==> inputs of v21 <==
Design system, start of the top module:
module system (clk, rst, ROM_IF_Q, ROM_W_Q, RAM_Q, ROM_IF_A, ROM_W_A,
  ROM_IF_OE, ROM_W_OE, RAM_A, RAM_WE, RAM_OE, RAM_D, done);
clock: 13.9 ns
lec_check: 0
abc_area: 1
cap_margin: 20
core_margin: 2
core_utilization: 72
slew_margin: 20
run.sh (not shown) runs the stock make flow with config.mk's settings and CLKGATE_MAP_FILE=.
==> inputs of v35, as changes to v21 <==
- ABC_AREA: 1 -> unset
- CELL_PAD_IN_SITES_DETAIL_PLACEMENT: unset -> 1
- CELL_PAD_IN_SITES_GLOBAL_PLACEMENT: unset -> 3
- CORE_ASPECT_RATIO: unset -> 0.51
- CORE_MARGIN: 2 -> 7
- CORE_UTILIZATION: 72 -> 53
- CTS_CLUSTER_SIZE: unset -> 30
- MAX_ROUTING_LAYER: unset -> met4
- MIN_ROUTING_LAYER: unset -> met1
- TNS_END_PERCENT: unset -> 30
==> flow/constraint.sdc (replaced) <==
create_clock -name core_clock -period 12.0 [get_ports {clk}]
set_input_delay 2.4000 -clock core_clock [delete_from_list [all_inputs] [get_ports {clk}]]
set_output_delay 2.4000 -clock core_clock [all_outputs]
set_load 0.01 [all_outputs]
==> notes <==
v35 died in 3_1_place_gp_skip_io on GPL-0301. v21 produced a layout that fails on setup timing.
Against v21, the die size of v35 is larger by 39%.
Synthesized area: v21 is higher than v35 (about 2%).
In v35 the synthesized cell count is lower than in v21, by about 14%.

* * *

==> wip/willow: inputs <==
system again, from the RTL that the note above started with.
Settings: LEC_CHECK=0, CAP_MARGIN=5, CORE_MARGIN=2, CORE_UTILIZATION=72, CTS_CLUSTER_DIAMETER=58, PLACE_DENSITY=0.37, SETUP_SLACK_MARGIN=2.76, SLEW_MARGIN=20; clock period 15.7 ns.
==> wip/nickel (differences from wip/willow) <==
- CAP_MARGIN: 5 -> 20
- CELL_PAD_IN_SITES_GLOBAL_PLACEMENT: not set -> 1
- CORE_MARGIN: 2 -> 9
- CORE_UTILIZATION: 72 -> 40
- CTS_CLUSTER_DIAMETER: 58 -> not set
- GPL_ROUTABILITY_DRIVEN: not set -> 1
- GPL_TIMING_DRIVEN: not set -> 0
- PLACE_DENSITY: 0.37 -> not set
- PLACE_DENSITY_LB_ADDON: not set -> 0.11
- SETUP_SLACK_MARGIN: 2.76 -> not set
- SLEW_MARGIN: 20 -> 40
- TNS_END_PERCENT: not set -> 35
==> flow/constraint.sdc (replaced) <==
create_clock -name core_clock -period 17.0 [get_ports {clk}]
set_input_delay 3.4000 -clock core_clock [delete_from_list [all_inputs] [get_ports {clk}]]
set_output_delay 3.4000 -clock core_clock [all_outputs]
set_load 0.01 [all_outputs]
==> ci_impl_report.md <==
## Synthesis and layout report

| Metric | Value |
|---|---|
| Seq pwr share | `a little over a third` |
| Crit. Startpoint | `conv2.weight[1][4]` |
| Fail Reasons | `setup timing` |
| Status | `failed layout checks` |
| Worst setup margin | `-1.853 ns` |
| # setup viols final | `8` |
| Layout non-clock buf frac | `approximately 4.2%` |
The numbers above come from wip/nickel.

==> ci_impl_report.md <==
## Synthesis and layout report

| Metric | Value |
|---|---|
| Crit. Startpoint | `conv1.weight[2][5]` |
| Tot Pwr | `between 2 and 3 mW` |
| Synth area leader | `fa_1` |
| Status | `failed layout checks` |
| Yosys top cell by instances | `inv_1` |
| Fail Reasons | `setup timing` |
| # setup viols final | `8` |
| Layout non-clock buf frac | `between 8 and 9%` |
| Seq pwr share | `a little under a third` |
| Worst setup margin | `-3.620 ns` |
The numbers above come from wip/willow.


* * *

==> run a: inputs <==
==> flow/design.v <==
module conv(clk,rst,clear,w_w,w_in,if_w,if_in,out);
 input	clk;
 input	rst;
 input	clear;
 input	w_w;
 input	if_w;	
 input [16-1:0] w_in;
 input [16-1:0] if_in;
 output signed [16*2+1:0]out;
 wire signed [16*2:0]out1;
 reg signed [16-1:0] weight [2:0];
 reg signed [16-1:0] feature [2:0];
 always@(posedge rst  or posedge clk)
begin
if(rst)
begin
weight[0]<=16'd0;
weight[1]<=16'd0;
weight[2]<=16'd0;
feature[0]<=16'd0;
feature[1]<=16'd0;
feature[2]<=16'd0;
end
else if(clear)
begin
weight[0]<=16'd0;
weight[1]<=16'd0;
weight[2]<=16'd0;
feature[0]<=16'd0;
feature[1]<=16'd0;
feature[2]<=16'd0;
end
else
begin
if(w_w==1'b1 )
begin
weight[0]<=weight[1];
weight[1]<=weight[2];
weight[2]<=w_in;
end
if(if_w==1'b1 )
begin
feature[0]<=feature[1];
feature[1]<=feature[2];
feature[2]<=if_in;
end
end
end
assign out1 = weight[2]*feature[2]+weight[1]*feature[1]+weight[0]*feature[0];
assign out  ={out1[32],out1};
endmodule
module sat_adder(in0, in1, in2, sum);
input  signed[33:0]	in0, in1, in2;
output signed[15:0]	sum;
wire signed[35:0]temp=(in0+in1+in2);
assign sum=($signed(temp)>$signed(36'd255))?16'd255:($signed(temp)<$signed(36'd0))?16'd0:temp[15:0];
endmodule
module Controller (clk, rst, ROM_IF_A, ROM_W_A, ROM_IF_OE, ROM_W_OE, RAM_A, 
					RAM_WE, RAM_OE, sel_if, sel_w, clear, done);
  parameter INIT    = 3'b000,READ_W=3'b001,WRITE=3'b010,READ_C=3'b011,READ_9=3'b100,Done=3'b101;
  input         clk;
  input         rst;
  output reg [19:0] ROM_IF_A, ROM_W_A;
  output reg		ROM_IF_OE, ROM_W_OE;
  output reg [19:0] RAM_A;
  output reg		RAM_WE;
  output reg		RAM_OE;
  output reg [2:0]  sel_if, sel_w;
  output reg		clear;
  output reg 		done;
  reg	[2:0] tsel_if, tsel_w;
  reg   [2:0]  state,n_state;
  reg	[19:0] column;
  reg   [19:0]  row;
  reg   [3:0]	counter;
always@(posedge clk or posedge rst)begin 
if(rst)
	state<=INIT;
else
	state<=n_state;
end
always@(posedge clk or posedge rst)begin 
  if(rst)begin
    counter<=4'd0;
  end
else if(state==READ_W && counter==4'd9)
      counter<=4'd0;
  else if(state==READ_W)
     counter<=counter+4'd1;
  else if(state==READ_C)
     counter<=counter+4'd1;
  else if(state==READ_9)
     counter<=counter+4'd1;
  else if(state==WRITE || state==INIT)
     counter<=4'd0;
end
always@(*)begin 
    if(state==INIT)begin
    sel_w=3'b0;
      sel_if=3'b0;
end
else if(state==READ_W)
	begin
if(counter==4'd0)begin
                  sel_w=3'b000;
		  sel_if=3'b000;
              end
else  if(counter==4'd1)begin
  			sel_w=3'b001;
		  sel_if=3'b001;
end
else if(counter==4'd2)begin
  			sel_w=3'b001;
		  sel_if=3'b001;
end
else if(counter==4'd3)begin
  			sel_w=3'b001;
		  sel_if=3'b001;
end
else   if(counter==4'd4)begin
                  sel_w=3'b010;
		  sel_if=3'b010;
              end
else   if(counter==4'd5)begin
                  sel_w=3'b010;
		  sel_if=3'b010;
              end
else   if(counter==4'd6)begin
                  sel_w=3'b010;
		  sel_if=3'b010;
              end
else  if(counter==4'd7)begin
                  sel_w=3'b100;
	          sel_if=3'b100;
              end
else  if(counter==4'd8)begin
                  sel_w=3'b100;
	          sel_if=3'b100;
              end
else  if(counter==4'd9)begin
                  sel_w=3'b100;
	          sel_if=3'b100;
              end
else begin
 	           sel_w=3'b100;
	          sel_if=3'b100;
    end
end
else if(state==READ_C)
	begin
          if(counter==4'd0)begin
                  sel_if=3'b000;
	            sel_w=3'b000;
              end
         else if(counter==4'd1)begin
                  sel_if=3'b001;
			sel_w=3'b000;
              end
         else if(counter==4'd2)begin
                  sel_if=3'b010;
			sel_w=3'b000;
              end
	 else if(counter==4'd3)begin
                  sel_if=3'b100;
			sel_w=3'b000;
              end
else  begin
			sel_if=3'b100;
			sel_w=3'b000;
end
    end
else if(state==READ_9)begin
if(counter==4'd0)begin
                  sel_w=3'b000;
		  sel_if=3'b000;
              end
else  if(counter==4'd1)begin
  			sel_w=3'b000;
		  sel_if=3'b001;
end
else if(counter==4'd2)begin
  			sel_w=3'b000;
		  sel_if=3'b001;
end
else if(counter==4'd3)begin
  			sel_w=3'b000;
		  sel_if=3'b001;
end
else   if(counter==4'd4)begin
                  sel_w=3'b000;
		  sel_if=3'b010;
              end
else   if(counter==4'd5)begin
                  sel_w=3'b000;
		  sel_if=3'b010;
              end
else   if(counter==4'd6)begin
                  sel_w=3'b000;
		  sel_if=3'b010;
              end
else  if(counter==4'd7)begin
                  sel_w=3'b000;
	          sel_if=3'b100;
              end
else  if(counter==4'd8)begin
                  sel_w=3'b000;
	          sel_if=3'b100;
              end
else  if(counter==4'd9)begin
                  sel_w=3'b000;
	          sel_if=3'b100;
              end
else begin
sel_w=3'b000;
	          sel_if=3'b100;
end
end
	else if(state==WRITE)
   begin
	          sel_if=3'b000;
                  sel_w=3'b000;
    end
     else
begin
		sel_if=3'b000;
                  sel_w=3'b000;
end
end
always@(*)begin 
if(state==INIT)
RAM_A=20'd0;
if(column==20'd0)
RAM_A=(row<<8)+column;
else
RAM_A=(row<<8)+(column-20'd2);
end
always@(*)begin 
if(state==INIT)
ROM_IF_A=20'd0;
 else   if(state==READ_W)begin
   if(counter==4'd0)begin
    ROM_IF_A=(row<<8)+(row<<1)+column;
   end
  else if(counter==4'd1)begin
    ROM_IF_A=(row<<8)+(row<<1)+(column+20'd1);
   end
   else if(counter==4'd2)begin
    ROM_IF_A=(row<<8)+(row<<1)+(column+20'd2);
   end
   else if(counter==4'd3)begin
    ROM_IF_A=((row+20'd1)<<8)+((row+20'd1)<<1)+column;
   end
    else if(counter==4'd4)begin
    ROM_IF_A=((row+20'd1)<<8)+((row+20'd1)<<1)+(column+20'd1);
   end
    else if(counter==4'd5)begin
    ROM_IF_A=((row+20'd1)<<8)+((row+20'd1)<<1)+(column+20'd2);
   end
    else if(counter==4'd6)begin
    ROM_IF_A=((row+20'd2)<<8)+((row+20'd2)<<1)+column;
   end
    else if(counter==4'd7)begin
    ROM_IF_A=((row+20'd2)<<8)+((row+20'd2)<<1)+(column+20'd1);
   end
    else if(counter==4'd8)begin
    ROM_IF_A=((row+20'd2)<<8)+((row+20'd2)<<1)+(column+20'd2);
   end
    else if(counter==4'd9)begin
    ROM_IF_A=((row+20'd2)<<8)+((row+20'd2)<<1)+(column+20'd2);
   end
else ROM_IF_A=((row+20'd2)<<8)+((row+20'd2)<<1)+(column+20'd2);
   end
   else if(state==READ_9)begin
    if(counter==4'd0)begin
    ROM_IF_A=(row<<8)+(row<<1)+column;
   end
  else if(counter==4'd1)begin
    ROM_IF_A=(row<<8)+(row<<1)+(column+20'd1);
   end
   else if(counter==4'd2)begin
    ROM_IF_A=(row<<8)+(row<<1)+(column+20'd2);
   end
   else if(counter==4'd3)begin
    ROM_IF_A=((row+20'd1)<<8)+((row+20'd1)<<1)+column;
   end
    else if(counter==4'd4)begin
    ROM_IF_A=((row+20'd1)<<8)+((row+20'd1)<<1)+(column+20'd1);
   end
    else if(counter==4'd5)begin
    ROM_IF_A=((row+20'd1)<<8)+((row+20'd1)<<1)+(column+20'd2);
   end
    else if(counter==4'd6)begin
    ROM_IF_A=((row+20'd2)<<8)+((row+20'd2)<<1)+column;
   end
    else if(counter==4'd7)begin
    ROM_IF_A=((row+20'd2)<<8)+((row+20'd2)<<1)+(column+20'd1);
   end
    else if(counter==4'd8)begin
    ROM_IF_A=((row+20'd2)<<8)+((row+20'd2)<<1)+(column+20'd2);
   end
    else if(counter==4'd9)begin
    ROM_IF_A=((row+20'd2)<<8)+((row+20'd2)<<1)+(column+20'd2);
   end
else ROM_IF_A=((row+20'd2)<<8)+((row+20'd2)<<1)+(column+20'd2);
    end   
   else if(state==READ_C)begin
          if(counter==4'd0)begin
             ROM_IF_A=(row<<8)+(row<<1)+column;
          end
         else if(counter==4'd1)begin
             ROM_IF_A=((row+20'd1)<<8)+((row+20'd1)<<1)+column;
          end
         else if(counter==4'd2)begin
             ROM_IF_A=((row+20'd2)<<8)+((row+20'd2)<<1)+column;
          end
	 else if(counter==4'd3)begin
             ROM_IF_A=((row+20'd2)<<8)+((row+20'd2)<<1)+column;
          end
         else
 ROM_IF_A=((row+20'd2)<<8)+((row+20'd2)<<1)+column;
   end
else
ROM_IF_A=20'd0;
end
always@(*)begin 
   if(state==INIT)
ROM_W_A=20'd0;
 else   if(state==READ_W)begin
          if(counter==4'd0)begin
             ROM_W_A=20'd0;
              end
         else if(counter==4'd1)begin
             ROM_W_A=20'd1;
              end
         else if(counter==4'd2)begin
             ROM_W_A=20'd2;
              end
         else if(counter==4'd3)begin
             ROM_W_A=20'd3;
              end
         else if(counter==4'd4)begin
             ROM_W_A=20'd4;
              end
         else if(counter==4'd5)begin
             ROM_W_A=20'd5;
              end
         else if(counter==4'd6)begin
             ROM_W_A=20'd6;
              end
         else if(counter==4'd7)begin
             ROM_W_A=20'd7;
              end
         else if(counter==4'd8)begin
             ROM_W_A=20'd8;
              end
	else if(counter==4'd9)begin
	ROM_W_A=20'd8;
	end
else ROM_W_A=20'd8;
    end   
else
ROM_W_A=20'd0;
end
always@(posedge clk or posedge rst)begin 
  if(rst)begin
     column<=20'd0;
	 row<=20'd0;
  end
else if (column==20'd0 && state==WRITE)
begin
column<=column+20'd3;
end
  else if(state==WRITE && column==20'd257)begin
        column<=20'd0;
        row<=row+20'd1;
   end
  else if(state==WRITE)
   column<=column+20'd1;
  else if(state==READ_C)
  row<=row;
end
always@(*)begin 
  case(state)
       INIT:begin
            n_state=READ_W;
end
       READ_W:begin
                  if(counter==4'd9)
                     n_state=WRITE;
                  else
                     n_state=READ_W;
              end
       READ_C:begin
                  if(counter==4'd3)
                     n_state=WRITE;
                  else
                     n_state=READ_C;
              end
       READ_9:begin
                  if(counter==4'd9)
                     n_state=WRITE;
                  else
                     n_state=READ_9;
              end
       WRITE:begin
                  if(column==20'd257&&row==20'd255)
                     n_state=Done;
                  else if(column==20'd257)
                     n_state=READ_9;
                  else
                     n_state=READ_C;
              end
       Done:n_state=INIT;    
 default:n_state=Done;
endcase
end
always@(*)begin  
case(state)
INIT:begin
	ROM_IF_OE=1'b0;
	ROM_W_OE=1'b0;
	RAM_WE=1'b0;
	RAM_OE=1'b0;
	clear=1'b0;
	done=1'b0;
	end
READ_W:begin
        ROM_IF_OE=1'b1;
	ROM_W_OE=1'b1;
	RAM_WE=1'b0;
	RAM_OE=1'b0;
	clear=1'b0;
	done=1'b0;
      end
WRITE:begin
      ROM_IF_OE=1'b0;
	ROM_W_OE=1'b0;
	RAM_WE=1'b1;
	RAM_OE=1'b0;
	clear=1'b0;
	done=1'b0;
	end
READ_C:begin
      ROM_IF_OE=1'b1;
	ROM_W_OE=1'b0;
	RAM_WE=1'b0;
	RAM_OE=1'b0;
	clear=1'b0;
	done=1'b0;
	end
READ_9:begin
      ROM_IF_OE=1'b1;
	ROM_W_OE=1'b0;
	RAM_WE=1'b0;
	RAM_OE=1'b0;
	clear=1'b0;
	done=1'b0;
	end
Done:begin
      ROM_IF_OE=1'b0;
	ROM_W_OE=1'b0;
	RAM_WE=1'b0;
	RAM_OE=1'b0;
	clear=1'b0;
	done=1'b1;
	end
default:begin
	ROM_IF_OE=1'b0;
	ROM_W_OE=1'b0;
	RAM_WE=1'b0;
	RAM_OE=1'b0;
	clear=1'b0;
	done=1'b0;
	end
endcase
end
endmodule
`timescale 1ns/10ps
module system (clk, rst, ROM_IF_Q, ROM_W_Q, RAM_Q, ROM_IF_A, ROM_W_A,
  ROM_IF_OE, ROM_W_OE, RAM_A, RAM_WE, RAM_OE, RAM_D, done);
  input         clk;
  input         rst;
  input  [15:0] ROM_IF_Q, ROM_W_Q;
  input  [15:0] RAM_Q;
  output [19:0] ROM_IF_A, ROM_W_A;
  output		ROM_IF_OE, ROM_W_OE;
  output [19:0] RAM_A;
  output        RAM_WE;
  output        RAM_OE;
  output [15:0] RAM_D;
  output        done;
  wire [2:0]  sel_if, sel_w;
  wire 		  clear;
  wire [33:0]	out0, out1, out2;
  conv conv1 (
  .clk(clk), .rst(rst), .clear(clear), .w_w(sel_w[0]), .w_in(ROM_W_Q), .if_w(sel_if[0]), .if_in(ROM_IF_Q), .out(out0));
  conv conv2 (
  .clk(clk), .rst(rst), .clear(clear), .w_w(sel_w[1]), .w_in(ROM_W_Q), .if_w(sel_if[1]), .if_in(ROM_IF_Q), .out(out1));
  conv conv3 (
  .clk(clk), .rst(rst), .clear(clear), .w_w(sel_w[2]), .w_in(ROM_W_Q), .if_w(sel_if[2]), .if_in(ROM_IF_Q), .out(out2));
  sat_adder a1 (
  .in0(out0), .in1(out1), .in2(out2), .sum(RAM_D));
  Controller c1(
  .clk(clk), .rst(rst), .ROM_IF_A(ROM_IF_A), .ROM_W_A(ROM_W_A), .ROM_IF_OE(ROM_IF_OE),
  .ROM_W_OE(ROM_W_OE), .RAM_A(RAM_A), .RAM_WE(RAM_WE), .RAM_OE(RAM_OE), .sel_if(sel_if),
  .sel_w(sel_w), .clear(clear), .done(done));
endmodule
==> flow/run.sh <==
#!/bin/bash
# the make line also repeats each setting of config.mk as NAME=value (left out here)
make -C /OpenROAD-flow-scripts/flow DESIGN_CONFIG=/design/flow/config.mk WORK_HOME=/design/flow/orfs CLKGATE_MAP_FILE= finish
==> flow/config.mk <==
export PLATFORM = sky130hd
export DESIGN_NAME = system
export DESIGN_NICKNAME = system
export VERILOG_FILES = /design/flow/design.v
export SDC_FILE = /design/flow/constraint.sdc
export NUM_CORES = 4
export LEC_CHECK = 0
export ABC_AREA = 1
export CAP_MARGIN = 20
export CORE_MARGIN = 2
export CORE_UTILIZATION = 69
export SLEW_MARGIN = 20
==> flow/constraint.sdc <==
create_clock -name core_clock -period 7.72 [get_ports {clk}]
set_input_delay 1.5440 -clock core_clock [delete_from_list [all_inputs] [get_ports {clk}]]
set_output_delay 1.5440 -clock core_clock [all_outputs]
set_load 0.01 [all_outputs]
==> run b: changes against run a <==
--- a/flow/config.mk
+++ b/flow/config.mk
@@ -7,6 +7,5 @@
 export LEC_CHECK = 0
-export ABC_AREA = 1
 export CAP_MARGIN = 20
 export CORE_MARGIN = 2
-export CORE_UTILIZATION = 69
+export CORE_UTILIZATION = 24
 export SLEW_MARGIN = 20
==> flow/constraint.sdc (replaced) <==
create_clock -name core_clock -period 21.4 [get_ports {clk}]
set_input_delay 4.2800 -clock core_clock [delete_from_list [all_inputs] [get_ports {clk}]]
set_output_delay 4.2800 -clock core_clock [all_outputs]
set_load 0.01 [all_outputs]
==> run c: changes against run a <==
--- a/flow/config.mk
+++ b/flow/config.mk
@@ -7,6 +7,7 @@
 export LEC_CHECK = 0
-export ABC_AREA = 1
-export CAP_MARGIN = 20
+export CAP_MARGIN = 40
 export CORE_MARGIN = 2
-export CORE_UTILIZATION = 69
+export CORE_UTILIZATION = 72
+export CTS_CLUSTER_DIAMETER = 59
+export SETUP_SLACK_MARGIN = -0.94
 export SLEW_MARGIN = 20
==> flow/constraint.sdc (replaced) <==
create_clock -name core_clock -period 13.9 [get_ports {clk}]
set_input_delay 2.7800 -clock core_clock [delete_from_list [all_inputs] [get_ports {clk}]]
set_output_delay 2.7800 -clock core_clock [all_outputs]
set_load 0.01 [all_outputs]
==> results <==
- Run a died in global routing, error GRT-0116. Run b finished clean. Run c finished with negative setup slack left.
- In run c the wire length is larger than in run b, by about 8%.
- Area after synthesis is the same in run b and run c.
- Between run b and run c, the lower worst setup slack is in run c (gap 4.6 ns).
- In synthesized cell count, run b and run c do not differ.
- Of run c and run b, run c has the higher power (gap 86%, measured against run b).
- Between run c and run b, the lower final area is in run b (gap 6.1%, measured against run b).
- Between run c and run b, the lower final cell count is in run c (gap 15%, measured against run b).
- In run b the clock-buffer cell count is lower than in run c, by 26.
- Of run c and run b, run b has the higher clock skew (gap 0.028 ns).
- In run b the sequential power is smaller than in run c, by 34%.
- Clock power: run b is lower than run c (52%).
Power figures rest on the tool's default switching activity, not on a simulated workload.
